File: run.sh
#!/bin/bash
# the make line also repeats each setting of config.mk as NAME=value (left out here)
make -C /OpenROAD-flow-scripts/flow DESIGN_CONFIG=/design/flow/config.mk WORK_HOME=/design/flow/orfs CLKGATE_MAP_FILE= finish
File: config.mk
export PLATFORM = sky130hd
export DESIGN_NAME = Cordic_Machine
export DESIGN_NICKNAME = Cordic_Machine
export VERILOG_FILES = /design/flow/design.v
export SDC_FILE = /design/flow/constraint.sdc
export NUM_CORES = 4
export LEC_CHECK = 0
export CAP_MARGIN = 20
export CORE_MARGIN = 2
export CORE_UTILIZATION = 11
export SLEW_MARGIN = 20
File: constraint.sdc
create_clock -name core_clock -period 7.35 [get_ports {clock_pulse}]
set_input_delay 1.4700 -clock core_clock [delete_from_list [all_inputs] [get_ports {clock_pulse}]]
set_output_delay 1.4700 -clock core_clock [all_outputs]
set_load 0.01 [all_outputs]
File: design.v
`timescale 1ns / 1ps
module Cordic_Machine(clock_pulse, reset, x_input, y_input, z_input, x_output, y_output, z_output, flag);
	input clock_pulse;
	input reset;  
	parameter fractional_bit = 22;
	parameter iteration_number = 22;
	input signed [fractional_bit+2:0] x_input;
	input signed [fractional_bit+2:0] y_input;
	input signed [fractional_bit+2:0] z_input;
	output signed [fractional_bit+2:0] x_output;
	output signed [fractional_bit+2:0] y_output;
	output signed [fractional_bit+2:0] z_output;
	output flag;  
	reg signed [fractional_bit+2:0] x_temp_result;
	reg signed [fractional_bit+2:0] y_temp_result;
	reg signed [fractional_bit+2:0] z_temp_result;
	reg [5:0] counter;  
	wire signed [fractional_bit+2:0] LUT_Atan [0:iteration_number];
	assign LUT_Atan[00] = 25'b000_0010000000000000000000;    
	assign LUT_Atan[01] = 25'b000_0001001011100100000000;   
	assign LUT_Atan[02] = 25'b000_0000100111111011001110;  
	assign LUT_Atan[03] = 25'b000_0000010100010001000100;
	assign LUT_Atan[04] = 25'b000_0000001010001011000011;
	assign LUT_Atan[05] = 25'b000_0000000101000101110101;
	assign LUT_Atan[06] = 25'b000_0000000010100010111101;
	assign LUT_Atan[07] = 25'b000_0000000001010001011111;
	assign LUT_Atan[08] = 25'b000_0000000000101000101111;
	assign LUT_Atan[09] = 25'b000_0000000000010100010111;
	assign LUT_Atan[10] = 25'b000_0000000000001010001011;
	assign LUT_Atan[11] = 25'b000_0000000000000101000101;
	assign LUT_Atan[12] = 25'b000_0000000000000010100010;
	assign LUT_Atan[13] = 25'b000_0000000000000001010001;
	assign LUT_Atan[14] = 25'b000_0000000000000000101000;
	assign LUT_Atan[15] = 25'b000_0000000000000000010100;
	assign LUT_Atan[16] = 25'b000_0000000000000000001010;
	assign LUT_Atan[17] = 25'b000_0000000000000000000101;
	assign LUT_Atan[18] = 25'b000_0000000000000000000010;
	assign LUT_Atan[19] = 25'b000_0000000000000000000001;
	assign LUT_Atan[20] = 25'b000_0000000000000000000000;
	assign LUT_Atan[21] = 25'b000_0000000000000000000000;
	assign LUT_Atan[22] = 25'b000_0000000000000000000000;
	always @(posedge clock_pulse) 
		begin
			if (reset)
				begin
					counter <= 0;
				end
			else if (counter == 0) 
				begin
					x_temp_result <= x_input;
					y_temp_result <= y_input;
					z_temp_result <= z_input;
					counter <= counter +1;
				end
			else 
				begin
					x_temp_result <= z_temp_result[fractional_bit+2] ? x_temp_result + (y_temp_result >>> (counter-1))
																					 : x_temp_result - (y_temp_result >>> (counter-1));
					y_temp_result <= z_temp_result[fractional_bit+2] ? y_temp_result - (x_temp_result >>> (counter-1))
																					 : y_temp_result + (x_temp_result >>> (counter-1));
					z_temp_result <= z_temp_result[fractional_bit+2] ? z_temp_result + LUT_Atan[counter-1]
																					 : z_temp_result - LUT_Atan[counter-1];
					counter <= (counter + 1) % (iteration_number);
				end
		end
	assign flag  = (counter == iteration_number-1) ? 1: 0;
	assign x_output = x_temp_result;
	assign y_output = y_temp_result;
	assign z_output = z_temp_result;
endmodule
==> results of run 1 <==
## routing by layer
metal  wire length (um)  global-route usage [%]
met1              24280                   12.04
met2              24160                   14.11
met3               4000                   2.357
met4               1202                   2.616
met5                 48                       0
## layout make-up
type,instances,share of cell area [%]
multi-input cells,1293,58.86
flip-flops and latches,81,14.80
repair buffers,204,11.91
well taps,1500,11.69
clock buffers,10,1.426
inverters,43,1.013
clock inverters,6,0.2650
diodes,2,0.03118
## through the flow
step	setup slack [ps]	instance area (sq um)
2_1_floorplan	416.9	12430
6_report	680.3	16050
4_1_cts	693.3	16050
3_3_place_gp	775.6	15780
5_1_grt	151.5	16050
3_5_place_dp	702.2	15780
==> results.txt, run 1 <==
Results of the full flow below.

Outcome:
- The flow ran to the end and the layout has no timing, DRC or antenna violations.

Final timing:
- The run puts the worst slack on hold paths at 806.8 ps.
- Setup repair after global routing left no endpoint under its margin.
- The run puts the worst-margin pin slew at 1058 ps.
- The run gives the number of endpoints with negative hold slack in the final report as 0.
- Adding up every negative setup slack in the final design gives 0 ps.
- The run gives the final tally of setup violations as 0.
- The run gives the final number of max-transition violations as 0.
- The run puts the worst clock skew at ~16 ps.
- The run puts the final worst-path cycle share at 90.74%.
- The run puts the post-route minimum period at 6670 ps.
- The run puts the top achievable clock speed at between 100 and 150 MHz.
- The run gives the max-slew headroom at the worst pin as 28.91%.

Clock tree:
- TritonCTS built the clock tree.
- The run gives the number of buffers inserted during clock tree synthesis as 9.
- The run puts the post-CTS setup buffer count at 0.
- The run puts the later-pin clock latency in the skew report at approximately 400 ps.
- The root buffer cell chosen for the clock tree is sky130_fd_sc_hd__clkbuf_16.
- The run gives the hold buffer count at cts as 0.
- The run puts the H-tree level count at 3.
- The run gives the number of clock sinks as between 80 and 90.
- The run gives the post-cts resize count as 0.
- The run gives the CTS clock-pin slew for the worst setup and hold paths as approximately 70 ps.
- The run puts the maximum number of buffers from clock root to sink at 2.

Routing:
- The run gives the routed length per placed instance as 17.10 um.
- Once detail routing completed, the nets flagged for antenna violations numbered 0.
- The run gives the overall via count from detail_route as 12310.
- The run puts the number of vias per cell after detailed routing at slightly below 4.
- The run puts the initial DRC count at 1107.
- The run puts the residual DRC count at 0.
- The run puts the overall routed net length at about 54 mm.
- The run gives the number of detailed-routing iterations run before antenna repair as 6.

Worst setup path:
- The run gives the largest fanout on the critical path as 21.
- The capture point of the critical path was reported as x_temp_result[24].
- The run gives the endpoint required time on the critical path as 7500 ps.
- The run puts the stage delay of the slowest cell on the critical path at 650 ps.
- The critical path is of the reg2reg type.
- The run gives the reg2reg setup slack as between 600 and 700 ps.
- The run puts the worst-case reg-to-reg path depth at 26.
- In this run the worst setup path begins at counter[0].
- Looking at the critical path, the single cell with the biggest stage delay is sky130_fd_sc_hd__nor4_1.
- The timing report attributes the biggest portion of critical-path delay to AND-OR/OR-AND gates.
- The run gives the worst path buffer plus inverter count as 6.
- The run gives the type of origin of the critical path as a register.
- The run puts the data arrival time of the critical path at between 6000 and 7000 ps.
- The startpoint identified for the worst register-to-register timing path is counter[0].
- The capture point of the worst register-to-register path is recorded as x_temp_result[24].
- The STA report counts the stages on the worst setup path as 26.
- STA classifies the critical path endpoint as a register.

Synth:
- The run puts the register bit count reported by yosys at between 80 and 90.
- After synthesis, the most frequently instantiated cells are 173 x sky130_fd_sc_hd__nand2_1, 155 x sky130_fd_sc_hd__a21oi_1, 132 x sky130_fd_sc_hd__nor2_1, 94 x sky130_fd_sc_hd__o21ai_0, 84 x sky130_fd_sc_hd__ha_1.
- Summed over all instances, the cell type with the most area after synthesis is sky130_fd_sc_hd__edfxtp_1.
- The run puts the mux share of post-synthesis cell area at a little under an eighth.
- The run gives the synthesized-area fraction occupied by ao, oa, aoi and oai cells as a little over a quarter.
- Synthesis produced a netlist with a net count of between 1500 and 2000.
- The run puts the synthesized area divided by synthesized cell count at between 8 and 9 sq um.
- The run puts the total of warnings raised by yosys at 1.
- The run puts the sequential cell area fraction in the yosys report at a little under a fifth.
- The run gives the post-synthesis share of cell area spent on and, or, nand and nor gates as approximately 18%.
- By area the synthesized netlist is led by sky130_fd_sc_hd__edfxtp_1 18%, sky130_fd_sc_hd__ha_1 8.5%, sky130_fd_sc_hd__mux4_2 7.4%.
- The run puts the XOR/XNOR share of the synthesized area at about a tenth.
- After synthesis, the chip area reported by Yosys is approximately 0.012 sq mm.
- Counting flops with a built-in enable in the synthesized netlist gives about 75.
- After synthesis, the netlist uses approximately 110 different library cells.
- Yosys shows that the main logic family after synthesis is AND-OR/OR-AND gates.
- The run gives the proportion of netlist area held by the largest area contributor as a little under a fifth.
- In the synthesized netlist the async set-or-reset flop fraction comes to 0%.
- The run gives the synthesized instance count as ~1500.
- Post-synth the commonest register cell is sky130_fd_sc_hd__edfxtp_1.
- The most common cell in the synthesized netlist is sky130_fd_sc_hd__nand2_1.
- The synthesized netlist devotes a little under a tenth of its cell area to adder and majority cells.
- The run gives the count of instantiated cells in the yosys netlist as 1507.
- The run puts the post-synth design cell area at 0.01243 sq mm.

Placed design:
- The run gives the number of port buffers as between 150 and 200.
- The run puts the placed instance count at about 3100.
- The run puts the final weighted congestion in routability-driven placement at 0.9348.
- According to the dpl log, the detail-placed design has an HPWL of ~44 mm.

GRT:
- The run puts the via count of the first global-routing pass at 11510.
- The run gives the wire length of the first global-routing pass as between 70 and 80 mm.
- The run gives the overall routing resource usage as under 10%.
- Entering global routing, the biggest net connects ~54 pins.
- The initial antenna violation count is 9.
- The run puts the aggregate global routing overflow at 0.

Final layout:
- The layout report lists the combined flip-flop and latch area as 0.002376 sq mm.
- Compared with the post-synthesis result, the final layout area differs by 29.13%.
- The run gives the utilization after layout as about 14%.
- The run gives the number of nets at the end of the flow as 1796.
- The run puts the non-filler instance count after layout at 3139.
- The run gives the filler cell count as 12850.
- The run gives the area of the multi-input gates as 0.009449 sq mm.

Die:
- The run gives the initial standard-cell utilization of the core as between 10 and 15%.
- The run gives the placement row count as 123.
- The run gives the vertical die size as ~340 um.
- In this run the horizontal extent of the chip is approximately 340 um.
- The core region is 0.1123 sq mm.
- The run puts the overall die area at about 0.12 sq mm.
- The run puts the top-level port count at 153.

Job:
- The run gives the tool warning count as 31.
- The run puts the total of max-cap violations at 0.

Min path:
- The run puts the hold path depth at 3.
- The launch point of the worst min-delay path is recorded as z_temp_result[1].
- The worst hold path belongs to the class reg2reg.
- The endpoint of the worst hold path is reported as z_temp_result[1].
==> inputs of run 2 (changes only) <==
- CORE_UTILIZATION: 11 -> 65
- CTS_CLUSTER_SIZE: unset -> 61
- HOLD_SLACK_MARGIN: unset -> -0.1
- TNS_END_PERCENT: unset -> 5
- clock period: 7.35 -> 5.32 ns (I/O delays scaled with it)
==> results.txt, run 2 <==
Observations from the implementation run.

Placed design:
- Input and output buffers added on the ports amount to between 150 and 200.
- The run gives the worst setup slack after placement as -557.0 ps.
- The run gives the detailed placer's ending HPWL as about 37 mm.
- The run gives the final weighted congestion in routability-driven placement as 1.280.

Outcome:
- The first error in the log reads "[ERROR GRT-0116] Global routing finished with congestion. Check the congestion regions in the DRC Viewer".
- The run stopped with a tool error.
- The flow stopped in global routing (5_1_grt).

Synth:
- The run gives the XOR/XNOR share of the synthesized area as approximately a tenth.
- The run puts the proportion of netlist area held by the largest area contributor at approximately 18%.
- The run gives the synthesized area divided by synthesized cell count as roughly 8.2 sq um.
- The run gives the mux share of post-synthesis cell area as 11.85%.
- The run gives the dominant cell by count in the synthesized netlist as sky130_fd_sc_hd__nand2_1.
- The run gives the count of instantiated cells in the yosys netlist as between 1500 and 2000.
- The run gives the post-synth design cell area as around 0.012 sq mm.
- For reference, the top cells by area after synthesis are sky130_fd_sc_hd__edfxtp_1 18%, sky130_fd_sc_hd__ha_1 8.5%, sky130_fd_sc_hd__mux4_2 7.4%.
- Counting instances in the post-synthesis netlist gives the leading cell types as 173 x sky130_fd_sc_hd__nand2_1, 155 x sky130_fd_sc_hd__a21oi_1, 132 x sky130_fd_sc_hd__nor2_1, 94 x sky130_fd_sc_hd__o21ai_0, 84 x sky130_fd_sc_hd__ha_1.
- The run gives the primary flip-flop cell chosen by synthesis mapping as sky130_fd_sc_hd__edfxtp_1.
- The run gives the post-synthesis share of cell area spent on and, or, nand and nor gates as a little under a fifth.
- The run puts the count of flip-flops with a built-in enable after synthesis at 75.
- The synthesized netlist contains roughly 110 unique library cells.
- According to the Yosys statistics, the synthesized design has a chip area of ~0.012 sq mm.
- The run gives the total of warnings raised by yosys as 1.
- Of the synthesized area, sequential elements account for 19.08%.
- The run gives the share of synthesized cell area in full adder, half adder and majority cells as 9.018%.
- The run gives the synthesized-area fraction occupied by ao, oa, aoi and oai cells as 26.14%.
- The run puts the proportion of register bits with asynchronous set or reset after synthesis at 0%.
- The post-synth register bit count is just over 80.
- By area, the combinational part of the netlist is dominated by AND-OR/OR-AND gates.
- The run puts the post-synth net total at approximately 1700.
- The run gives the synthesized instance count as ~1500.
- The run gives the cell taking the most area after synthesis as sky130_fd_sc_hd__edfxtp_1.

Clock tree:
- The run gives the H-tree level count as 3.
- The number of hold buffers added after CTS was 0.
- The run puts the number of buffers inserted during clock tree synthesis at 9.
- The run gives the clock tree root buffer cell as sky130_fd_sc_hd__clkbuf_16.
- The run gives the number of clock sinks as slightly above 80.
- The run puts the maximum number of buffers from clock root to sink at 2.

Die:
- In this run the standard cell core region covers ~0.019 sq mm.
- The run puts the initial standard-cell utilization of the core at approximately two thirds.
- The run gives the overall die area as 0.02025 sq mm.
- The run puts the top-level port count at 153.
- The run gives the vertical die size as about 140 um.
- The run puts the chip width at between 100 and 150 um.
- The run puts the placement row count at 50.

GRT:
- The run puts the aggregate global routing overflow at 8.
- The run gives the overall routing resource usage as 68.20%.
-- run 2: per-stage QoR --
| step | hold slack, ps | instance area (sq um) | utilization [%] | std cells | setup TNS (ps) |
|---|---|---|---|---|---|
| after CTS | 696.1 | 17680 | 94.51 | 2210 | -1151 |
| after detailed placement | 679.1 | 16740 | 89.49 | 2170 | -8661 |
| after global placement | 658.9 | 16740 | 89.49 | 2170 | -2141 |
| after floorplan | 710.0 | 12570 | - | 1507 | -14970 |
-- run 2: repair_timing --
action	CTS
pin swaps	41
buffers inserted	24
hold endpoints to repair	0
endpoints found under the setup margin	34
gates resized	85
-- run 2: metal layers --
metal,overflow,GRT usage (%)
met1,0,70.22
met2,2,90.21
met3,0,46.64
met4,6,62.85
met5,0,14.04
==> inputs of run 3 (changes only) <==
- CORE_UTILIZATION: 65 -> 72
- CTS_CLUSTER_DIAMETER: unset -> 358
- CTS_CLUSTER_SIZE: 61 -> 14
- HOLD_SLACK_MARGIN: -0.1 -> unset
- PLACE_DENSITY_LB_ADDON: unset -> 0.25
- SETUP_SLACK_MARGIN: unset -> -0.33
- TNS_END_PERCENT: 5 -> unset
- clock period: 5.32 -> 3.2 ns (I/O delays scaled with it)
==> results.txt, run 3 <==
Observations from the implementation run.

Die:
- From left edge to right edge, the die measures ~140 um.
- The run puts the top-level port count at roughly 150.
- The run gives the area of the placeable core as roughly 0.017 sq mm.
- The run puts the initial standard-cell utilization of the core at ~73%.
- The run puts the overall die area at 0.01833 sq mm.
- In this run the vertical extent of the chip is 135.4 um.
- The run puts the placement row count at ~48.

Synth:
- By count the netlist is led by 173 x sky130_fd_sc_hd__nand2_1, 155 x sky130_fd_sc_hd__a21oi_1, 132 x sky130_fd_sc_hd__nor2_1, 94 x sky130_fd_sc_hd__o21ai_0, 84 x sky130_fd_sc_hd__ha_1.
- Warnings reported by Yosys during synthesis add up to 1.
- Grouping non-sequential cells by family puts the most area in AND-OR/OR-AND gates.
- The run puts the XOR/XNOR share of the synthesized area at 10.24%.
- The run puts the post-synth net total at about 1700.
- Counting distinct cell types in the post-synthesis netlist gives approximately 110.
- The run puts the count of flip-flops with a built-in enable after synthesis at between 70 and 80.
- The run puts the post-synth design cell area at around 0.012 sq mm.
- The run puts the proportion of register bits with asynchronous set or reset after synthesis at 0%.
- The run puts the synthesized-area fraction occupied by ao, oa, aoi and oai cells at around a quarter.
- The biggest area contributor in the post-synthesis netlist is sky130_fd_sc_hd__edfxtp_1.
- The run puts the synthesized instance count at 1507.
- The run gives the primary flip-flop cell chosen by synthesis mapping as sky130_fd_sc_hd__edfxtp_1.
- The run puts the count of instantiated cells in the yosys netlist at 1507.
- The post-synth register bit count is about 81.
- The run puts the share of synthesized cell area in full adder, half adder and majority cells at between 9 and 10%.
- The run gives the synthesized area divided by synthesized cell count as 8.249 sq um.
- By area the synthesized netlist is led by sky130_fd_sc_hd__edfxtp_1 18%, sky130_fd_sc_hd__ha_1 8.5%, sky130_fd_sc_hd__mux4_2 7.4%.
- The run gives the Yosys chip area as between 0.01 and 0.015 sq mm.
- The run puts the post-synthesis share of cell area spent on and, or, nand and nor gates at a little under a fifth.
- Summing all multiplexer cells gives an area fraction of a little under an eighth.
- The run puts the proportion of netlist area held by the largest area contributor at 18.12%.
- Summing the sequential cell areas from Yosys gives about a fifth of the chip area.
- Yosys instantiated no cell more often than sky130_fd_sc_hd__nand2_1.

Outcome:
- The run stopped with a tool error.
- The tool reported: "[ERROR DPL-0038] Utilization greater than 100%, impossible to legalize".
- The run gives the last stage reached as detailed placement (3_5_place_dp).

Placed design:
- The run puts the number of port buffers at around 150.
- The run gives the final weighted congestion in routability-driven placement as around 1.4.
==> inputs of run 4 (changes only) <==
- ABC_AREA: unset -> 1
- CORE_UTILIZATION: 72 -> 69
- CTS_CLUSTER_DIAMETER: 358 -> 400
- CTS_CLUSTER_SIZE: 14 -> 98
- PLACE_DENSITY_LB_ADDON: 0.25 -> unset
- SETUP_SLACK_MARGIN: -0.33 -> unset
- clock period: 3.2 -> 3.54 ns (I/O delays scaled with it)
==> results.txt, run 4 <==
Observations from the implementation run.

Outcome:
- The flow did not finish.
- The run gives the last stage reached as detailed placement (3_5_place_dp).
- The first error in the log reads "[ERROR DPL-0038] Utilization greater than 100%, impossible to legalize".

Synth:
- The run gives the cell taking the most area after synthesis as sky130_fd_sc_hd__nand2_1.
- The run gives the dominant cell by count in the synthesized netlist as sky130_fd_sc_hd__nand2_1.
- The run gives the post-synth design cell area as approximately 0.013 sq mm.
- At floorplan, the net count of the design was reported as roughly 2300.
- The run gives the sequential cell area fraction in the yosys report as between 10% and 20%.
- Dividing the synthesized area by the synthesized cell count gives 5.979 sq um.
- The run puts the share of synthesized cell area in full adder, half adder and majority cells at under 10%.
- The run gives the count of flip-flops with a built-in enable after synthesis as approximately 75.
- The run puts the register bit count reported by yosys at 81.
- Of all flip-flops after synthesis, the portion carrying an async set or reset was 0%.
- In the synthesized netlist, the dominant kind of combinational cell is simple AND/OR/NAND/NOR gates.
- Per the Yosys statistics, synthesis produced 2099 cells.
- Summing all multiplexer cells gives an area fraction of 0%.
- For this run, the leading register cell type out of synthesis is sky130_fd_sc_hd__edfxtp_1.
- The run gives the post-synthesis share of cell area spent on and, or, nand and nor gates as between 40 and 50%.
- The run gives the synthesized instance count as 2099.
- The run puts the total of warnings raised by yosys at 1.
- The run puts the number of different library cells in the post-synthesis netlist at approximately 54.
- The run gives the proportion of netlist area held by the largest area contributor as between 20 and 25%.
- Ranked by total cell area, the synthesized netlist is headed by sky130_fd_sc_hd__nand2_1 20%, sky130_fd_sc_hd__edfxtp_1 18%, sky130_fd_sc_hd__nand3_1 13%.
- The run gives the XOR/XNOR share of the synthesized area as approximately 7.1%.
- The synthesis run shows the most used standard cells to be 683 x sky130_fd_sc_hd__nand2_1, 323 x sky130_fd_sc_hd__nand3_1, 192 x sky130_fd_sc_hd__inv_1, 141 x sky130_fd_sc_hd__nor2_1, 116 x sky130_fd_sc_hd__o21ai_0.
- After Yosys synthesis, AND-OR and OR-AND compound gates account for around an eighth of the synthesized area.
- The run puts the Yosys chip area at 0.01255 sq mm.

Die:
- The run puts the initial standard-cell utilization of the core at between 70 and 80%.
- The run gives the top-level port count as between 150 and 200.
- The run gives the overall die area as 0.01928 sq mm.
- The run puts the placement row count at 49.
- The die is approximately 140 um tall.
- The run gives the area of the placeable core as 0.01790 sq mm.
- The run gives the chip width as about 140 um.

Placed design:
- The run puts the number of port buffers at around 150.
- The run gives the final weighted congestion in routability-driven placement as approximately 1.1.
==> run 4: metrics by stage <==
stage	setup TNS (ps)	area, sq um
floorplan	-49670	12860
global placement	-49350	18260
==> inputs of run 5 (changes only) <==
- ABC_AREA: 1 -> unset
- CAP_MARGIN: 20 -> 25
- CELL_PAD_IN_SITES_GLOBAL_PLACEMENT: unset -> 1
- CORE_ASPECT_RATIO: unset -> 0.63
- CORE_MARGIN: 2 -> 9
- CORE_UTILIZATION: 69 -> 40
- CTS_CLUSTER_DIAMETER: 400 -> unset
- CTS_CLUSTER_SIZE: 98 -> unset
- clock period: 3.54 -> 6.0 ns (I/O delays scaled with it)
==> results.txt, run 5 <==
Results of the full flow below.

Outcome:
- The run finished with no timing, DRC or antenna violations.

Clock tree:
- The run puts the number of buffers inserted during clock tree synthesis at 9.
- The run gives the hold buffer count at cts as 0.
- The run puts the maximum number of buffers from clock root to sink at 2.
- On the reported timing paths, the clock transition at the registers reads 70 ps.
- TritonCTS built the clock tree.
- The run gives the number of clock sinks as approximately 81.
- The tree is rooted in a sky130_fd_sc_hd__clkbuf_16.
- The clock reaches the later pin of the worst-skew pair after slightly below 400 ps.
- The run puts the H-tree level count at 3.

Final timing:
- Static timing analysis puts the maximum clock frequency at ~170 MHz.
- Counting I/O delays and the setup requirement, the final critical path takes 5861 ps.
- The run gives the final tally of setup violations as 0.
- For reference, the final report shows the hold violation count at 0.
- The worst path uses 97.68% of the clock period.
- Setup repair after global routing could not meet its margin everywhere.
- The run gives the max-slew headroom at the worst pin as a little under half.
- For reference, the final report shows the max-slew violation count at 0.
- The run puts the least setup slack across all paths after layout at approximately 140 ps.
- The run gives the worst-margin pin slew as 796.4 ps.
- The run puts the worst clock skew at approximately 13 ps.

Synth:
- The cell area that synthesis handed to floorplanning was ~0.012 sq mm.
- For reference, XOR and XNOR gates occupy around a tenth of the area reported after synthesis.
- The synthesis stat section lists a flop and latch total of roughly 81.
- The run gives the main logic family after synthesis as AND-OR/OR-AND gates.
- The run gives the post-synth net total as 1671.
- The run gives the sequential cell area fraction in the yosys report as 19.08%.
- The run gives the primary flip-flop cell chosen by synthesis mapping as sky130_fd_sc_hd__edfxtp_1.
- The run puts the mux share of post-synthesis cell area at a little under an eighth.
- The run gives the synthesized area divided by synthesized cell count as ~8.2 sq um.
- Summed over all instances, the cell type with the most area after synthesis is sky130_fd_sc_hd__edfxtp_1.
- The run puts the count of instantiated cells in the yosys netlist at around 1500.
- The synthesis report lists the Yosys warning total as 1.
- Of the total synthesized cell area, the portion taken by AND-OR and OR-AND cells is 26.14%.
- In the synthesized netlist, the cells that appear most often are 173 x sky130_fd_sc_hd__nand2_1, 155 x sky130_fd_sc_hd__a21oi_1, 132 x sky130_fd_sc_hd__nor2_1, 94 x sky130_fd_sc_hd__o21ai_0, 84 x sky130_fd_sc_hd__ha_1.
- The run puts the count of flip-flops with a built-in enable after synthesis at around 75.
- The synthesis stats list as the most numerous cell sky130_fd_sc_hd__nand2_1.
- The run gives the number of different library cells in the post-synthesis netlist as 112.
- The synthesis report lists the most area-consuming cells as sky130_fd_sc_hd__edfxtp_1 18%, sky130_fd_sc_hd__ha_1 8.5%, sky130_fd_sc_hd__mux4_2 7.4%.
- The run gives the Yosys chip area as ~0.012 sq mm.
- The run gives the share of synthesized cell area in full adder, half adder and majority cells as approximately 9.0%.
- The run gives the proportion of register bits with asynchronous set or reset after synthesis as 0%.
- The synthesized instance count is about 1500.
- The run puts the proportion of netlist area held by the largest area contributor at a little under a fifth.
- The run gives the post-synthesis share of cell area spent on and, or, nand and nor gates as about 18%.

Worst setup path:
- The run gives the worst flop-to-flop path startpoint as counter[0].
- The setup path with the least slack is of type reg2reg.
- The run gives the critical path depth as 24.
- The worst-case reg-to-reg setup slack stands at between 100 and 150 ps.
- The timing report attributes the biggest portion of critical-path delay to AND-OR/OR-AND gates.
- The run gives the type of origin of the critical path as a register.
- Looking at the reg2reg group, the worst path ends at x_temp_result[24].
- The run gives the category of the worst setup path capture point as a register.
- The data required time reported for the critical path is slightly above 6000 ps.
- The run gives the data arrival time of the critical path as between 5000 and 6000 ps.
- For reference, the critical path cell chain is clkinvlp_4, ha_4, or3b_1, buf_6, o211ai_1, a22oi_2, o21ai_0, a311o_1, nand3_2, ha_4, inv_1, mux2i_1, fa_1, a211oi_2, o211ai_1, a211o_1, a221oi_4, a21oi_2, nor2b_4, a2111oi_4, o21bai_1, a21oi_1, xnor2_1, o21ai_1.
- The run gives the largest fanout on the critical path as 15.
- The most critical setup path has its endpoint at x_temp_result[24].
- The worst register-to-register path has a depth of 24.
- The run puts the worst path buffer plus inverter count at 3.
- Looking at the critical path, the single cell with the biggest stage delay is sky130_fd_sc_hd__fa_1.
- Per STA, the startpoint of the critical path is counter[0].
- The run puts the stage delay of the slowest cell on the critical path at 470 ps.

Final layout:
- The run gives the number of nets at the end of the flow as approximately 1900.
- The count of cells in the finished layout, fillers not included, comes to ~2200.
- The run gives the synthesis-to-layout area growth as 30.87%.

Min path:
- The min-delay analysis places its worst path in the category reg2reg.
- In the hold timing report, the worst path depth is 3.
- In the hold report, the worst path ends at z_temp_result[0].
- The worst hold path begins at z_temp_result[0].

Routing:
- The detail route stage leaves a number of antenna-violating nets equal to 0.
- The first routing iteration left 1252 violations.
- The first TritonRoute pass finished after 7 iterations.
- The run puts the residual DRC count at 0.
- The run puts the number of vias per cell after detailed routing at 6.011.
- The run gives the routed length per placed instance as between 20 and 25 um.
- The final route contains around 13000 vias.
- The run gives the overall routed net length as between 50 and 60 mm.

Die:
- The run gives the chip width as 240.1 um.
- The run gives the top-level port count as between 150 and 200.
- According to the floorplan report, the die height is 157.9 um.
- The report lists the number of standard-cell rows as ~50.
- The run gives the area of the placeable core as around 0.030 sq mm.
- The run gives the overall die area as between 0.03 and 0.04 sq mm.
- The run gives the initial standard-cell utilization of the core as about two fifths.

GRT:
- The run gives the wire length of the first global-routing pass as around 78 mm.
- The run gives the aggregate global routing overflow as 0.
- The run puts the overall routing resource usage at ~27%.
- The run gives the maximum number of pins on one net before global-route repair as between 50 and 60.
- The run puts the initial antenna violation count at 0.
- The run gives the via count of the first global-routing pass as 12080.

Placed design:
- The run gives the detailed placer's ending HPWL as 41.38 mm.
- The count of buffers added on input and output ports is 152.
- The run puts the placed instance count at between 2000 and 2500.
- The run gives the final weighted congestion in routability-driven placement as 1.001.
- The pre-CTS setup check shows a worst slack of -148.6 ps.

Job:
- The run puts the total of max-cap violations at 0.
- The run gives the tool warning count as 35.
run 5: final cells by class:
| type | count | area (sq um) |
|---|---|---|
| inverters | 43 | 171.4 |
| multi-input cells | 1293 | 9852 |
| clock buffers | 9 | 225.2 |
| repair buffers | 326 | 3023 |
| well taps | 416 | 520.5 |
| fillers | 2888 | 13880 |
| clock inverters | 7 | 93.84 |
| diodes | 3 | 7.507 |
| flip-flops and latches | 81 | 2376 |
run 5: metal layers:
metal | GRT usage, % | part of all wire [%]
met3 | 8.665 | 11
met5 | 0 | 0
met4 | 3.449 | 0.63
met1 | 41.87 | 50
met2 | 35.47 | 39
run 5: through the flow:
stage               util (%)  TNS (ps)  hold WS [ps]  instance area [sq um]
floorplan                  -    -96.23         710.0                  12580
global placement       50.76    -259.7         666.4                  15310
detailed placement     50.76    -226.6         671.5                  15310
CTS                    52.03         0         689.4                  15690
global route           53.93    -414.0         736.6                  16260
finish                 53.95         0         685.1                  16270
run 5: what timing repair did:
item	4_1_cts	5_1_grt
buffers inserted	4	24
endpoints found under the setup margin	5	25
pin swaps	2	29
cloned	0	2
resized	2	67
==> inputs of run 6 (changes only) <==
- ABC_AREA: unset -> 1
- CAP_MARGIN: 25 -> 20
- CELL_PAD_IN_SITES_GLOBAL_PLACEMENT: 1 -> unset
- CORE_ASPECT_RATIO: 0.63 -> unset
- CORE_MARGIN: 9 -> 2
- CORE_UTILIZATION: 40 -> 69
- clock period: 6.0 -> 4.42 ns (I/O delays scaled with it)
==> results.txt, run 6 <==
Observations from the implementation run.

Synth:
- The synthesized netlist has a Yosys-reported chip area of approximately 0.013 sq mm.
- The average instance in the mapped netlist occupies approximately 6 sq um.
- After synthesis, the design contains 2099 cells according to Yosys.
- The run gives the XOR/XNOR share of the synthesized area as under 10%.
- The synthesis stat section lists a flop and latch total of between 80 and 90.
- For reference, the top cells by count after synthesis are 683 x sky130_fd_sc_hd__nand2_1, 323 x sky130_fd_sc_hd__nand3_1, 192 x sky130_fd_sc_hd__inv_1, 141 x sky130_fd_sc_hd__nor2_1, 116 x sky130_fd_sc_hd__o21ai_0.
- The run gives the synthesized-area fraction occupied by ao, oa, aoi and oai cells as 12.59%.
- Of all cell types, the one taking the most synthesized area is sky130_fd_sc_hd__nand2_1.
- Summing the areas of all fa, ha and maj instances in the mapped netlist gives under 10% of the synthesized area.
- In the synthesized netlist, the number of instances is 2099.
- Per the post-synthesis report, the nets total approximately 2300.
- Measured against the total synthesized area, the mux share comes to 0%.
- The run puts the post-synth design cell area at roughly 0.013 sq mm.
- Of the post-synthesis cell area, the dominant cell type holds 20.43%.
- The run gives the sequential cell area fraction in the yosys report as a little under a fifth.
- The post-synth count of flops with an enable pin is 75.
- In the synthesized netlist the dominant register cell turns out to be sky130_fd_sc_hd__edfxtp_1.
- The run puts the number of different library cells in the post-synthesis netlist at approximately 54.
- The run puts the total of warnings raised by yosys at 1.
- The run puts the proportion of register bits with asynchronous set or reset after synthesis at 0%.
- The synthesis run identifies the leading combinational cell family as simple AND/OR/NAND/NOR gates.
- Among all cell types in the netlist, the one instantiated most often is sky130_fd_sc_hd__nand2_1.
- The run gives the post-synthesis share of cell area spent on and, or, nand and nor gates as about 44%.
- The main area contributors are sky130_fd_sc_hd__nand2_1 20%, sky130_fd_sc_hd__edfxtp_1 18%, sky130_fd_sc_hd__nand3_1 13%.

Die:
- The run puts the top-level port count at about 150.
- The run gives the placement row count as a little under 50.
- In this run the standard cell core region covers approximately 0.018 sq mm.
- Per the OpenROAD floorplan log, the height of the die is ~140 um.
- The run puts the overall die area at ~0.019 sq mm.
- The run gives the initial standard-cell utilization of the core as around 70%.
- The floorplan step set the die width to ~140 um.

Outcome:
- The first error in the log reads "[ERROR DPL-0033] detailed placement checks failed during check placement".
- The run stopped with a tool error.
- The run gives the last stage reached as detailed placement (3_5_place_dp).

Placed design:
- The run puts the number of port buffers at between 150 and 200.
- Routability-driven placement finished with a final weighted congestion of around 1.2.
==> run 6: stage by stage <==
stage	cell area, sq um	TNS, ps	hold slack [ps]	cells
floorplan	12750	-4764	714.2	2099
global placement	17680	-4051	683.0	2850
==> inputs of run 7 (changes only) <==
- CAP_MARGIN: 20 -> 10
- CORE_MARGIN: 2 -> 5
- CORE_UTILIZATION: 69 -> 31
- CTS_CLUSTER_DIAMETER: unset -> 291
- CTS_CLUSTER_SIZE: unset -> 39
- HOLD_SLACK_MARGIN: unset -> 0.06
- MIN_ROUTING_LAYER: unset -> met2
- SETUP_SLACK_MARGIN: unset -> -0.05
- SLEW_MARGIN: 20 -> 40
- clock period: 4.42 -> 4.82 ns (I/O delays scaled with it)
==> results.txt, run 7 <==
Results of the full flow below.

Final layout:
- The run gives the number of nets at the end of the flow as slightly below 3000.
- The run puts the filler cell count at 3942.
- From synthesis to final layout, the design area changed by 65.26%.
- The run puts the utilization after layout at 51.96%.

Final timing:
- Setup repair after global routing could not meet its margin everywhere.
- The slew check shows that the tightest pin keeps a relative margin of between 40% and 50%.
- Summed over all failing endpoints, the final setup total negative slack is -1879 ps.
- The run puts the final number of max-transition violations at 0.
- The run gives the final worst-path cycle share as 104.3%.
- The run puts the final tally of setup violations at 21.
- The run puts the worst slack on hold paths at approximately 670 ps.
- The run puts the post-route minimum period at 5029 ps.
- The final hold violation count recorded for this run is 0.
- Looking at the max-slew report, the worst-margin pin has a slew of ~860 ps.
- The run puts the least setup slack across all paths after layout at -209.2 ps.
- The run gives the worst clock skew as between 10 and 15 ps.
- Static timing analysis puts the maximum clock frequency at a little under 200 MHz.

Worst setup path:
- The run puts the reg2reg setup slack at -210 ps.
- Per STA, the startpoint of the critical path is counter[0].
- The run puts the endpoint required time on the critical path at between 4000 and 5000 ps.
- The run gives the cell class contributing the biggest share of worst-path delay as simple AND/OR/NAND/NOR gates.
- For reference, the critical path is captured by y_temp_result[18].
- STA classifies the critical path startpoint as a register.
- The run gives the category of the critical setup timing path as reg2reg.
- The run gives the stage delay of the slowest cell on the critical path as between 300 and 400 ps.
- The largest individual stage delay along the critical path comes from the cell sky130_fd_sc_hd__dfxtp_2.
- Counting buffers and inverters, the worst setup path is 31 cells deep.
- Per STA, the library cell used most along the worst path is sky130_fd_sc_hd__buf_6.
- The run gives the category of the worst setup path capture point as a register.
- The run gives the end of the worst register-to-register path as y_temp_result[18].
- The run gives the worst flop-to-flop path startpoint as counter[0].
- The run gives the largest fanout on the critical path as 4.
- The run puts the data arrival time of the critical path at between 5000 and 6000 ps.
- Logic depth along the worst register-to-register path is recorded as 31.
- The run gives the worst path buffer plus inverter count as 9.

Clock tree:
- The run gives the CTS clock-pin slew for the worst setup and hold paths as 80 ps.
- The run gives the number of buffers inserted during clock tree synthesis as 9.
- The run puts the H-tree level count at 3.
- Per the CTS log, the root buffer master is sky130_fd_sc_hd__clkbuf_16.
- The run gives the maximum number of buffers from clock root to sink as 2.
- The CTS log lists the clock sinks for this run as 81.
- At the later pin of the worst-skew pair, clock insertion delay measures around 400 ps.
- TritonCTS built the clock tree.

Synth:
- The run puts the XOR/XNOR share of the synthesized area at around 7%.
- The run gives the cell taking the most area after synthesis as sky130_fd_sc_hd__nand2_1.
- The run puts the count of instantiated cells in the yosys netlist at 2099.
- The run gives the primary flip-flop cell chosen by synthesis mapping as sky130_fd_sc_hd__edfxtp_1.
- The netlist uses 54 different library cells.
- The run gives the synthesized instance count as 2099.
- Counting the warning lines in the Yosys log gives 1.
- The run gives the proportion of netlist area held by the largest area contributor as 20.43%.
- In the post-synthesis netlist, the biggest area contributors are sky130_fd_sc_hd__nand2_1 20%, sky130_fd_sc_hd__edfxtp_1 18%, sky130_fd_sc_hd__nand3_1 13%.
- In this run, synthesis inferred ~75 flip-flops with an integrated enable.
- The area recorded from the Yosys report for this design is between 0.01 and 0.015 sq mm.
- The run puts the proportion of register bits with asynchronous set or reset after synthesis at 0%.
- The run gives the synthesized-area fraction occupied by ao, oa, aoi and oai cells as around an eighth.
- The run gives the share of synthesized cell area in full adder, half adder and majority cells as roughly 9%.
- The run gives the main logic family after synthesis as simple AND/OR/NAND/NOR gates.
- For reference, the top cells by count after synthesis are 683 x sky130_fd_sc_hd__nand2_1, 323 x sky130_fd_sc_hd__nand3_1, 192 x sky130_fd_sc_hd__inv_1, 141 x sky130_fd_sc_hd__nor2_1, 116 x sky130_fd_sc_hd__o21ai_0.
- The run puts the post-synth design cell area at 0.01255 sq mm.
- The run gives the post-synth net total as around 2300.
- The run gives the register bit count reported by yosys as 81.
- The run gives the mux share of post-synthesis cell area as 0%.
- The most frequently used library cell after synthesis is sky130_fd_sc_hd__nand2_1.
- The run puts the synthesized area divided by synthesized cell count at approximately 6 sq um.
- Summing the areas of all and, or, nand and nor instances in the mapped netlist gives a little over two fifths of the synthesized area.
- The run gives the sequential cell area fraction in the yosys report as a little under a fifth.

Die:
- The run puts the vertical die size at about 210 um.
- The run puts the placement row count at around 73.
- The run puts the top-level port count at between 150 and 200.
- The run gives the overall die area as 0.04461 sq mm.
- The run puts the chip width at about 210 um.
- The run gives the area of the placeable core as approximately 0.04 sq mm.
- The run gives the initial standard-cell utilization of the core as 31.44%.

Min path:
- The run puts the hold path depth at 2.
- The worst hold path begins at counter[0].
- The run gives the endpoint with the worst hold slack as counter[0].
- Checking hold timing, the worst path is listed with class reg2reg.

Routing:
- The run puts the overall routed net length at between 50 and 60 mm.
- The run puts the initial DRC count at 4486.
- The run puts the overall via count from detail_route at between 20000 and 25000.
- The run puts the post-route antenna net violation count at 0.
- The run gives the routed length per placed instance as roughly 18 um.
- The first detailed-routing pass ran for 17 iterations.
- The run gives the number of vias per cell after detailed routing as ~7.
- For this run, design rule violations remaining after detail routing come to 0.

Placed design:
- The run gives the number of port buffers as 152.
- The run puts the detailed placer's ending HPWL at about 44 mm.
- The run puts the worst setup slack after placement at -436.1 ps.
- The run gives the final weighted congestion in routability-driven placement as about 1.0.

GRT:
- The run puts the initial antenna violation count at 0.
- Summed over all layers, the global routing overflow is 0.
- Entering global routing, the biggest net connects between 60 and 70 pins.
- The first global-routing pass estimated 86.66 mm of wire.
- The run puts the via count of the first global-routing pass at 24150.
- The run puts the overall routing resource usage at 37.04%.

Outcome:
- The reasons given for failing layout checks are negative setup slack.
- The run finished, with violations left.

Job:
- The run gives the tool warning count as 34.
- The run reported a max-capacitance violation count of 0.
==> run 7: layout make-up <==
cell class                      instances  area [sq um]  area share [%]
Multi-Input combinational cell       1728         10710           51.64
Timing Repair Buffer                  699          5916           28.52
Sequential cell                        81          2375           11.45
Inverter                              209         809.5           3.903
Tap cell                              525         656.9           3.167
Clock buffer                            9         225.2           1.086
Clock inverter                          7         45.04          0.2172
Antenna cell                            1         2.502         0.01206
==> run 7: what timing repair did <==
item,4_1_cts,5_1_grt
cloned,3,1
setup endpoints to repair,27,50
hold buffers,0,0
pin swaps,50,95
buffers inserted,30,45
resized,91,280
hold endpoints to repair,0,0
==> run 7: stage by stage <==
stage | area, sq um | std cells
after floorplan | 12670 | 2099
after global routing | 20740 | 3258
final | 20740 | 3259
after CTS | 19040 | 3215
after global placement | 18110 | 3168
after detailed placement | 18120 | 3168
==> run 7: per-layer routing <==
layer	global-route usage [%]	up-vias	routed length, um
met3	51.91	824	23370
li1	-	8188	-
met5	16.59	-	563
met1	-	8211	0
met4	6.461	20	5932
met2	43.19	6074	28990
==> inputs of run 8 (changes only) <==
- ABC_AREA: 1 -> unset
- CAP_MARGIN: 10 -> 20
- CORE_MARGIN: 5 -> 2
- CORE_UTILIZATION: 31 -> 53
- CTS_CLUSTER_DIAMETER: 291 -> 371
- CTS_CLUSTER_SIZE: 39 -> 98
- HOLD_SLACK_MARGIN: 0.06 -> unset
- MIN_ROUTING_LAYER: met2 -> unset
- SETUP_SLACK_MARGIN: -0.05 -> unset
- SLEW_MARGIN: 40 -> 20
- clock period: 4.82 -> 4.61 ns (I/O delays scaled with it)
==> results.txt, run 8 <==
Results of the full flow below.

Final timing:
- The worst path in the final design needs a cycle of roughly 6400 ps, including I/O delays and setup.
- The run puts the least setup slack across all paths after layout at -1752 ps.
- The run gives the top achievable clock speed as ~160 MHz.
- The run puts the max-slew headroom at the worst pin at roughly a third.
- The run gives the final number of max-transition violations as 0.
- Of the available clock period, the critical path in the final layout requires 138.0%.
- Setup repair after global routing could not meet its margin everywhere.
- The run gives the worst slack on hold paths as approximately 710 ps.
- The run puts the number of endpoints with negative hold slack in the final report at 0.
- The run puts the worst clock skew at 23.20 ps.
- The run gives the final tally of setup violations as 54.
- The run gives the worst-margin pin slew as ~990 ps.

Worst setup path:
- The run puts the reg2reg setup slack at -1750 ps.
- The startpoint identified for the worst register-to-register timing path is counter[0].
- The run gives the critical path depth as 29.
- According to the timing report, the critical path is captured at x_temp_result[19].
- The run puts the largest fanout on the critical path at 8.
- The run gives the origin of the worst setup path as counter[0].
- The run gives the category of the worst setup path capture point as a register.
- Looking at the setup timing report, the critical path kind is reg2reg.
- The run gives the stage delay of the slowest cell on the critical path as between 500 and 600 ps.
- For the worst reg-to-reg path, the endpoint reported by OpenROAD is x_temp_result[19].
- STA classifies the critical path startpoint as a register.
- Per STA, the library cell used most along the worst path is sky130_fd_sc_hd__buf_4.
- The run gives the worst-case reg-to-reg path depth as 29.
- The run puts the endpoint required time on the critical path at approximately 4700 ps.
- Grouping stages by cell kind, the critical path spends the most delay in AND-OR/OR-AND gates.
- On the critical path, the stage with the largest delay is an instance of sky130_fd_sc_hd__xor2_1.
- The critical path contains buffers and inverters numbering 8 combined.
- For the worst setup path, the data arrival time is 6470 ps.

Min path:
- Note that the worst hold path type here is reg2reg.
- The worst hold path was traced through 3 stages.
- The run gives the hold path startpoint as z_temp_result[0].
- The run gives the endpoint with the worst hold slack as z_temp_result[0].

Routing:
- The run gives the number of detailed-routing iterations run before antenna repair as 10.
- The count of nets left with antenna violations once routing finished came out at 0.
- The detailed router placed 17720 vias in this run.
- The run gives the initial DRC count as between 3000 and 4000.
- For this block, the routed nets add up to between 60 and 70 mm of wire.
- TritonRoute output was used to compute an average wire per cell of 27.86 um.
- The run gives the number of vias per cell after detailed routing as 7.073.
- The run gives the residual DRC count as 0.

Synth:
- The synthesis report lists the most area-consuming cells as sky130_fd_sc_hd__edfxtp_1 18%, sky130_fd_sc_hd__ha_1 8.5%, sky130_fd_sc_hd__mux4_2 7.4%.
- The run gives the total of warnings raised by yosys as 1.
- The run puts the post-synth design cell area at ~0.012 sq mm.
- The run puts the proportion of netlist area held by the largest area contributor at between 15 and 20%.
- The run gives the synthesized-area fraction occupied by ao, oa, aoi and oai cells as a little over a quarter.
- The run puts the post-synth net total at roughly 1700.
- In this run, synthesis produced a sequential element count of approximately 81.
- The run gives the count of flip-flops with a built-in enable after synthesis as roughly 75.
- The run puts the synthesized instance count at 1507.
- The run gives the dominant cell by count in the synthesized netlist as sky130_fd_sc_hd__nand2_1.
- The run puts the sequential cell area fraction in the yosys report at 19.08%.
- The run gives the mux share of post-synthesis cell area as a little under an eighth.
- The run gives the share of synthesized cell area in full adder, half adder and majority cells as between 9 and 10%.
- The run gives the Yosys chip area as 0.01243 sq mm.
- In the Yosys report the total cell count is around 1500.
- The largest total area in the synthesized netlist belongs to sky130_fd_sc_hd__edfxtp_1.
- The run gives the synthesized area divided by synthesized cell count as 8.249 sq um.
- The run gives the primary flip-flop cell chosen by synthesis mapping as sky130_fd_sc_hd__edfxtp_1.
- In the synthesized netlist, the cells that appear most often are 173 x sky130_fd_sc_hd__nand2_1, 155 x sky130_fd_sc_hd__a21oi_1, 132 x sky130_fd_sc_hd__nor2_1, 94 x sky130_fd_sc_hd__o21ai_0, 84 x sky130_fd_sc_hd__ha_1.
- After synthesis, the share of flip-flops with an asynchronous set or reset is 0%.
- The run gives the number of different library cells in the post-synthesis netlist as roughly 110.
- The run gives the XOR/XNOR share of the synthesized area as between 10% and 20%.
- The run puts the post-synthesis share of cell area spent on and, or, nand and nor gates at ~18%.
- For reference, the top logic cell family by area is AND-OR/OR-AND gates.

GRT:
- The run puts the aggregate global routing overflow at 0.
- Entering global routing, the biggest net connects 42 pins.
- The run puts the initial antenna violation count at 7.
- Global routing consumed, over all layers together, 49.44% of the routing resources.
- The run puts the wire length of the first global-routing pass at 93.50 mm.
- The run puts the via count of the first global-routing pass at 16740.

Job:
- The run puts the tool warning count at 37.
- The report counts max-capacitance violations totalling 0.

Placed design:
- The run puts the worst setup slack after placement at -1121 ps.
- The run gives the number of port buffers as roughly 150.
- Routability-driven placement finished with a final weighted congestion of 1.116.
- The placement stage leaves a total instance area of 0.01831 sq mm.
- The run puts the detailed placer's ending HPWL at about 43 mm.

Die:
- The run gives the vertical die size as roughly 160 um.
- The run puts the area of the placeable core at between 0.02 and 0.025 sq mm.
- The run gives the overall die area as 0.02470 sq mm.
- Before placement the cells fill about 53% of the core.
- For reference, the placement row count at floorplan is 56.
- According to the floorplan report, the die width is between 150 and 200 um.
- The run puts the top-level port count at ~150.

Clock tree:
- The clock net in this run drives a total of about 81 sinks.
- The run puts the number of buffers inserted during clock tree synthesis at 9.
- Per the skew report, the later register of the worst-skew pair sees a clock latency of roughly 400 ps.
- For reference, the clock transition at the flip-flops on the worst setup and hold paths is 80 ps.
- The run puts the H-tree level count at 3.
- In this run the clock root is driven by a sky130_fd_sc_hd__clkbuf_16.
- The run gives the maximum number of buffers from clock root to sink as 2.
- TritonCTS built the clock tree.

Outcome:
- The layout checks failed on negative setup slack.
- The run finished, with violations left.

Final layout:
- The run gives the synthesis-to-layout area growth as 62.68%.
- The run gives the post-route standard cell area excluding fillers as 0.02022 sq mm.
- The run gives the number of nets at the end of the flow as ~2300.
- The run gives the filler cell count as between 1000 and 1500.
- The run puts the area of the multi-input gates at ~0.011 sq mm.
- The run gives the flip-flop and latch area as roughly 0.0024 sq mm.
[run 8: final cells by class]
class	instances	area share [%]
Tap cell	319	1.974
Timing Repair Buffer	748	31.09
Inverter	43	0.8228
Sequential cell	81	11.75
Antenna cell	6	0.07424
Multi-Input combinational cell	1293	52.78
Clock inverter	7	0.3898
Clock buffer	9	1.114
[run 8: per-stage QoR]
stage / util (%) / TNS [ps] / instances
finish: 86.94 / -45030 / 2506
detailed placement: 78.70 / -30080 / 2416
floorplan: - / -37750 / 1507
CTS: 84.35 / -21400 / 2475
global route: 86.91 / -55630 / 2503
global placement: 78.70 / -22540 / 2416
[run 8: repair_timing]
item	in CTS	in global routing
hold buffers	0	0
setup buffers	46	35
gates cloned	2	0
endpoints found under the setup margin	52	59
pin swaps	97	96
resized	139	91
[run 8: metal layers]
layer / share of wire, % / vias up / track usage [%]
met4: 11 / 6 / 32.47
met1: 33 / 8021 / 59.27
li1: - / 6997 / -
met2: 42 / 1923 / 77.92
met3: 14 / 777 / 13.57
met5: 0.23 / - / 0
==> inputs of run 9 (changes only) <==
- ABC_AREA: unset -> 1
- CELL_PAD_IN_SITES_DETAIL_PLACEMENT: unset -> 2
- CELL_PAD_IN_SITES_GLOBAL_PLACEMENT: unset -> 1
- CORE_UTILIZATION: 53 -> 46
- CTS_CLUSTER_DIAMETER: 371 -> unset
- CTS_CLUSTER_SIZE: 98 -> 23
- GPL_ROUTABILITY_DRIVEN: unset -> 0
- HOLD_SLACK_MARGIN: unset -> 0.11
- MIN_ROUTING_LAYER: unset -> met2
- PLACE_DENSITY_LB_ADDON: unset -> 0.2
- SETUP_SLACK_MARGIN: unset -> 2.33
- TNS_END_PERCENT: unset -> 45
- clock period: 4.61 -> 8.38 ns (I/O delays scaled with it)
==> results.txt, run 9 <==
Observations from the implementation run.

Synth:
- Sorting the synthesized cells by area gives the leading types as sky130_fd_sc_hd__nand2_1 20%, sky130_fd_sc_hd__edfxtp_1 18%, sky130_fd_sc_hd__nand3_1 13%.
- The run gives the register bit count reported by yosys as around 81.
- The top cell type by area accounts for 20.43% of the synthesized area.
- The synthesized netlist devotes roughly an eighth of its cell area to compound gates.
- The run gives the Yosys chip area as between 0.01 and 0.015 sq mm.
- Synthesis produced a netlist whose cell count is ~2100.
- Measured against the total synthesized area, the mux share comes to 0%.
- The run gives the count of flip-flops with a built-in enable after synthesis as approximately 75.
- After Yosys synthesis, full adders, half adders and majority gates account for between 8 and 9% of the synthesized area.
- The run gives the dominant cell by count in the synthesized netlist as sky130_fd_sc_hd__nand2_1.
- Per the synthesis report, the dominant area consumer among library cells is sky130_fd_sc_hd__nand2_1.
- The run puts the synthesized area divided by synthesized cell count at between 5 and 6 sq um.
- For this run, the leading register cell type out of synthesis is sky130_fd_sc_hd__edfxtp_1.
- Warnings reported by Yosys during synthesis add up to 1.
- The run gives the post-synthesis share of cell area spent on and, or, nand and nor gates as 43.57%.
- The run gives the post-synth design cell area as roughly 0.013 sq mm.
- The run gives the XOR/XNOR share of the synthesized area as 7.058%.
- For reference, the top cells by count after synthesis are 683 x sky130_fd_sc_hd__nand2_1, 323 x sky130_fd_sc_hd__nand3_1, 192 x sky130_fd_sc_hd__inv_1, 141 x sky130_fd_sc_hd__nor2_1, 116 x sky130_fd_sc_hd__o21ai_0.
- The synthesis run identifies the leading combinational cell family as simple AND/OR/NAND/NOR gates.
- The run puts the count of instantiated cells in the yosys netlist at 2099.
- Yosys reported that registers with async set or reset make up 0%.
- When the netlist entered floorplanning its net count stood at around 2300.
- The run gives the sequential cell area fraction in the yosys report as around a fifth.
- The run gives the number of different library cells in the post-synthesis netlist as approximately 54.

Outcome:
- The run gives the last stage reached as detailed placement (3_5_place_dp).
- The flow did not finish.
- The first error in the log reads "[ERROR DPL-0033] detailed placement checks failed during check placement".

Die:
- The run puts the placement row count at 60.
- The run gives the overall die area as roughly 0.029 sq mm.
- The run gives the top-level port count as ~150.
- The run gives the chip width as 169.2 um.
- The run gives the area of the placeable core as 0.02688 sq mm.
- The run gives the initial standard-cell utilization of the core as 46.70%.
- The run puts the vertical die size at 169.2 um.

Placed design:
- The count of buffers added on input and output ports is roughly 150.
## run 9: metrics by stage
stage                   instances  hold WS, ps
after floorplan              2099        714.2
after global placement       2523        688.3
==> inputs of run 10 (changes only) <==
- CELL_PAD_IN_SITES_DETAIL_PLACEMENT: 2 -> unset
- CELL_PAD_IN_SITES_GLOBAL_PLACEMENT: 1 -> unset
- CORE_UTILIZATION: 46 -> 69
- CTS_CLUSTER_DIAMETER: unset -> 371
- CTS_CLUSTER_SIZE: 23 -> 98
- GPL_ROUTABILITY_DRIVEN: 0 -> unset
- HOLD_SLACK_MARGIN: 0.11 -> unset
- MIN_ROUTING_LAYER: met2 -> unset
- PLACE_DENSITY: unset -> 0.43
- PLACE_DENSITY_LB_ADDON: 0.2 -> unset
- SETUP_SLACK_MARGIN: 2.33 -> unset
- TNS_END_PERCENT: 45 -> 10
- clock period: 8.38 -> 3.26 ns (I/O delays scaled with it)
==> results.txt, run 10 <==
Observations from the implementation run.

Synth:
- The run puts the register bit count reported by yosys at 81.
- The run puts the post-synth design cell area at approximately 0.013 sq mm.
- Of the total synthesized cell area, the portion taken by full adders, half adders and majority gates is 8.853%.
- The run puts the XOR/XNOR share of the synthesized area at under 10%.
- The run puts the mux share of post-synthesis cell area at 0%.
- The run gives the sequential cell area fraction in the yosys report as 18.90%.
- The run gives the count of instantiated cells in the yosys netlist as about 2100.
- The run puts the post-synth net total at about 2300.
- The main area contributors are sky130_fd_sc_hd__nand2_1 20%, sky130_fd_sc_hd__edfxtp_1 18%, sky130_fd_sc_hd__nand3_1 13%.
- The run puts the synthesized instance count at around 2100.
- The run puts the proportion of netlist area held by the largest area contributor at 20.43%.
- Warnings reported by Yosys during synthesis add up to 1.
- The run puts the Yosys chip area at 0.01255 sq mm.
- The run gives the count of flip-flops with a built-in enable after synthesis as between 70 and 80.
- The synthesis report names the predominant flop master as sky130_fd_sc_hd__edfxtp_1.
- The run gives the synthesized area divided by synthesized cell count as 5.979 sq um.
- Among the non-sequential cells, simple AND/OR/NAND/NOR gates take the most area.
- The run gives the synthesized-area fraction occupied by ao, oa, aoi and oai cells as 12.59%.
- The commonest cells after synthesis are 683 x sky130_fd_sc_hd__nand2_1, 323 x sky130_fd_sc_hd__nand3_1, 192 x sky130_fd_sc_hd__inv_1, 141 x sky130_fd_sc_hd__nor2_1, 116 x sky130_fd_sc_hd__o21ai_0.
- The run gives the post-synthesis share of cell area spent on and, or, nand and nor gates as 43.57%.
- The gate-level netlist out of Yosys references 54 unique cell types.
- Sorting the synthesis cell report by count puts at the top sky130_fd_sc_hd__nand2_1.
- For this run, asynchronously set or reset flops after synthesis account for 0%.
- The run gives the cell taking the most area after synthesis as sky130_fd_sc_hd__nand2_1.

Outcome:
- The run ended at detailed placement (3_5_place_dp).
- The tool reported: "[ERROR DPL-0038] Utilization greater than 100%, impossible to legalize".
- The run stopped with a tool error.

Die:
- Before placement the cells fill ~70% of the core.
- The run puts the placement row count at ~49.
- The run puts the vertical die size at 138.9 um.
- The run puts the overall die area at ~0.019 sq mm.
- around 150 I/O pins were placed.
- The run puts the chip width at between 100 and 150 um.
- The run puts the area of the placeable core at around 0.018 sq mm.

Placed design:
- After its last routability iteration, the placer logged a weighted congestion of roughly 1.1.
- As logged by OpenROAD, the buffers inserted on ports number between 150 and 200.
run 10: per-stage QoR:
stage	setup WS, ps	TNS [ps]
global placement	-1398	-67740
floorplan	-1737	-72920
==> inputs of run 11 (changes only) <==
- ABC_AREA: 1 -> unset
- CORE_UTILIZATION: 69 -> 58
- CTS_CLUSTER_DIAMETER: 371 -> unset
- CTS_CLUSTER_SIZE: 98 -> 58
- PLACE_DENSITY: 0.43 -> unset
- SETUP_SLACK_MARGIN: unset -> -0.43
- TNS_END_PERCENT: 10 -> 5
- clock period: 3.26 -> 5.69 ns (I/O delays scaled with it)
==> results.txt, run 11 <==
Results of the full flow below.

Worst setup path:
- The run gives the cell at the slowest stage of the critical path as sky130_fd_sc_hd__mux4_2.
- On the critical path the largest part of the delay comes from AND-OR/OR-AND gates.
- The run gives the worst flop-to-flop path startpoint as counter[0].
- The run gives the endpoint required time on the critical path as a little under 6000 ps.
- The run puts the data arrival time of the critical path at a little over 6000 ps.
- STA lists the endpoint of the worst register-to-register path as x_temp_result[24].
- The run gives the stage delay of the slowest cell on the critical path as 580 ps.
- STA classifies the critical path startpoint as a register.
- The worst setup path is of the reg2reg kind.
- The run puts the critical path depth at 24.
- STA classifies the critical path endpoint as a register.
- Counting both buffers and inverters, the worst setup path holds a total of 4.
- The run puts the largest fanout on the critical path at 27.
- The run gives the worst-case reg-to-reg path depth as 24.
- The run puts the reg2reg setup slack at -270 ps.
- Per STA, the startpoint of the critical path is counter[0].
- The signal on the critical path passes through buf_4, buf_12, mux4_2, a2111oi_2, a211o_1, a222oi_1, buf_4, a311oi_4, nor4b_4, buf_4, a21oi_1, xnor2_1, ha_1, a21o_1, a21o_1, a21o_1, a221oi_2, a21oi_2, nor2b_4, a2111oi_4, o21bai_1, a21oi_1, xnor2_1, o21ai_1.
- The run gives the end point of the critical path as x_temp_result[24].

Final timing:
- The run gives the least setup slack across all paths after layout as -268.5 ps.
- The run puts the final tally of setup violations at 10.
- The run gives the number of endpoints with negative hold slack in the final report as 0.
- Max-slew check failures listed in the final report amount to 0.
- The transition time recorded at the tightest slew-check pin is ~850 ps.
- After layout, the worst path uses 104.7% of the clock period.
- The run gives the worst clock skew as slightly below 10 ps.
- The run puts the top achievable clock speed at 167.8 MHz.
- Final hold analysis gives a worst-case slack of 713.3 ps.
- The run puts the max-slew headroom at the worst pin at between 40% and 50%.
- The final timing report derives a shortest allowable period of 5959 ps.
- Setup repair after global routing could not meet its margin everywhere.

Synth:
- The run puts the share of synthesized cell area in full adder, half adder and majority cells at 9.018%.
- Grouping non-sequential cells by family puts the most area in AND-OR/OR-AND gates.
- Counting flops with a built-in enable in the synthesized netlist gives approximately 75.
- The share of the Yosys chip area taken by registers is about a fifth.
- In this run, the synthesized area fraction spent on xor and xnor cells is recorded as between 10% and 20%.
- The run gives the synthesized instance count as about 1500.
- The run puts the post-synth design cell area at approximately 0.012 sq mm.
- The run puts the number of different library cells in the post-synthesis netlist at 112.
- The run gives the Yosys chip area as around 0.012 sq mm.
- The run puts the post-synth net total at about 1700.
- The run puts the total of warnings raised by yosys at 1.
- sky130_fd_sc_hd__edfxtp_1 takes more of the synthesized area than any other cell.
- The run gives the synthesized area divided by synthesized cell count as 8.249 sq um.
- Of the total synthesized cell area, the portion taken by AND-OR and OR-AND cells is a little over a quarter.
- By instance count, the leading cell after synthesis is sky130_fd_sc_hd__nand2_1.
- The run gives the mux share of post-synthesis cell area as a little under an eighth.
- By area the synthesized netlist is led by sky130_fd_sc_hd__edfxtp_1 18%, sky130_fd_sc_hd__ha_1 8.5%, sky130_fd_sc_hd__mux4_2 7.4%.
- The run gives the primary flip-flop cell chosen by synthesis mapping as sky130_fd_sc_hd__edfxtp_1.
- The run gives the proportion of register bits with asynchronous set or reset after synthesis as 0%.
- The run gives the count of instantiated cells in the yosys netlist as between 1500 and 2000.
- The run puts the register bit count reported by yosys at between 80 and 90.
- After Yosys synthesis, and, or, nand and nor cells account for 18.45% of the synthesized area.
- The run puts the proportion of netlist area held by the largest area contributor at a little under a fifth.
- Yosys reports that the most numerous cell types are 173 x sky130_fd_sc_hd__nand2_1, 155 x sky130_fd_sc_hd__a21oi_1, 132 x sky130_fd_sc_hd__nor2_1, 94 x sky130_fd_sc_hd__o21ai_0, 84 x sky130_fd_sc_hd__ha_1.

Die:
- The floorplan has 53 rows.
- The run puts the top-level port count at 153.
- In this run the horizontal extent of the chip is ~150 um.
- The run puts the area of the placeable core at roughly 0.021 sq mm.
- The run puts the vertical die size at approximately 150 um.
- The run puts the overall die area at roughly 0.023 sq mm.
- Once the floorplan was initialized, standard cells occupied between 50% and 60% of the core.

GRT:
- The via count of the first global-routing pass came to 13010.
- The first global-routing pass estimated about 71 mm of wire.
- The initial antenna violation count is 0.
- The run puts the overall routing resource usage at 40.54%.
- The run gives the aggregate global routing overflow as 0.
- Entering global routing, the biggest net connects between 40 and 50 pins.

Clock tree:
- The run puts the H-tree level count at 3.
- TritonCTS built the clock tree.
- The run gives the later-pin clock latency in the skew report as around 370 ps.
- The run puts the maximum number of buffers from clock root to sink at 2.
- The run gives the CTS clock-pin slew for the worst setup and hold paths as around 70 ps.
- The run puts the number of clock sinks at a little over 80.
- The run gives the number of buffers inserted during clock tree synthesis as 9.
- The report puts the hold buffer count at CTS at 0.
- Looking at the clock tree report, the root buffer type is sky130_fd_sc_hd__clkbuf_16.

Final layout:
- The run gives the number of nets at the end of the flow as 1980.
- With fillers left out, the area of the finished cells amounts to 0.01622 sq mm.
- The run puts the synthesis-to-layout area growth at 30.51%.

Job:
- The run puts the tool warning count at 34.
- Across the run, the number of max-cap violations was 0.

Placed design:
- The run puts the number of port buffers at roughly 150.
- The run gives the area of placed instances as 0.01571 sq mm.
- The run puts the detailed placer's ending HPWL at approximately 36 mm.
- RePlAce ended its routability-driven mode at a weighted congestion of about 1.1.

Min path:
- Looking at the hold checks, the worst path lands on z_temp_result[0].
- The run gives the path type of the worst min-delay path as reg2reg.
- The worst hold path was traced through 3 stages.
- STA lists the startpoint of the worst hold path as z_temp_result[0].

Routing:
- The repair_antennas step left the layout with diodes totalling 0.
- The run puts the initial DRC count at ~1300.
- Before antenna repair, the detailed router went through 6 iterations.
- The run gives the residual DRC count as 0.
- The routed design has ~47 mm of wire.
- The run puts the overall via count from detail_route at ~14000.
- Once detail routing completed, the nets flagged for antenna violations numbered 0.
- The run puts the number of vias per cell after detailed routing at between 6 and 7.
- In the final routed layout, each cell accounts on average for about 22 um.

Outcome:
- The run finished, with violations left.
- In this run the layout check failures are negative setup slack.
-- run 11: cell type report --
class / instances / area [sq um]
repair buffers: 388 / 3372
flip-flops and latches: 81 / 2376
inverters: 43 / 165.2
fillers: 1511 / 4797
clock inverters: 7 / 123.9
well taps: 275 / 344.1
clock buffers: 9 / 225.2
multi-input cells: 1293 / 9618
-- run 11: metrics by stage --
step	TNS [ps]	cells	setup WS (ps)	util, %
final	-1216	2096	-268.5	77.18
after global routing	-5887	2096	-473.2	77.18
after CTS	-2113	2089	-347.4	76.41
after detailed placement	-1698	2073	-307.1	74.75
after global placement	-833.1	2073	-266.8	74.75
after floorplan	-3873	1507	-405.7	-
-- run 11: repair_timing --
item                       CTS  global route
gates resized                0            18
buffers inserted             0             6
setup endpoints to repair    0            17
-- run 11: layer usage --
layer | vias to the layer above | share of wire (%) | track usage, %
met5 | - | 0 | 0
met4 | 0 | 4.2 | 16.37
met3 | 165 | 9.9 | 8.727
met2 | 861 | 45 | 63.11
met1 | 6437 | 41 | 54.70
li1 | 6268 | - | -
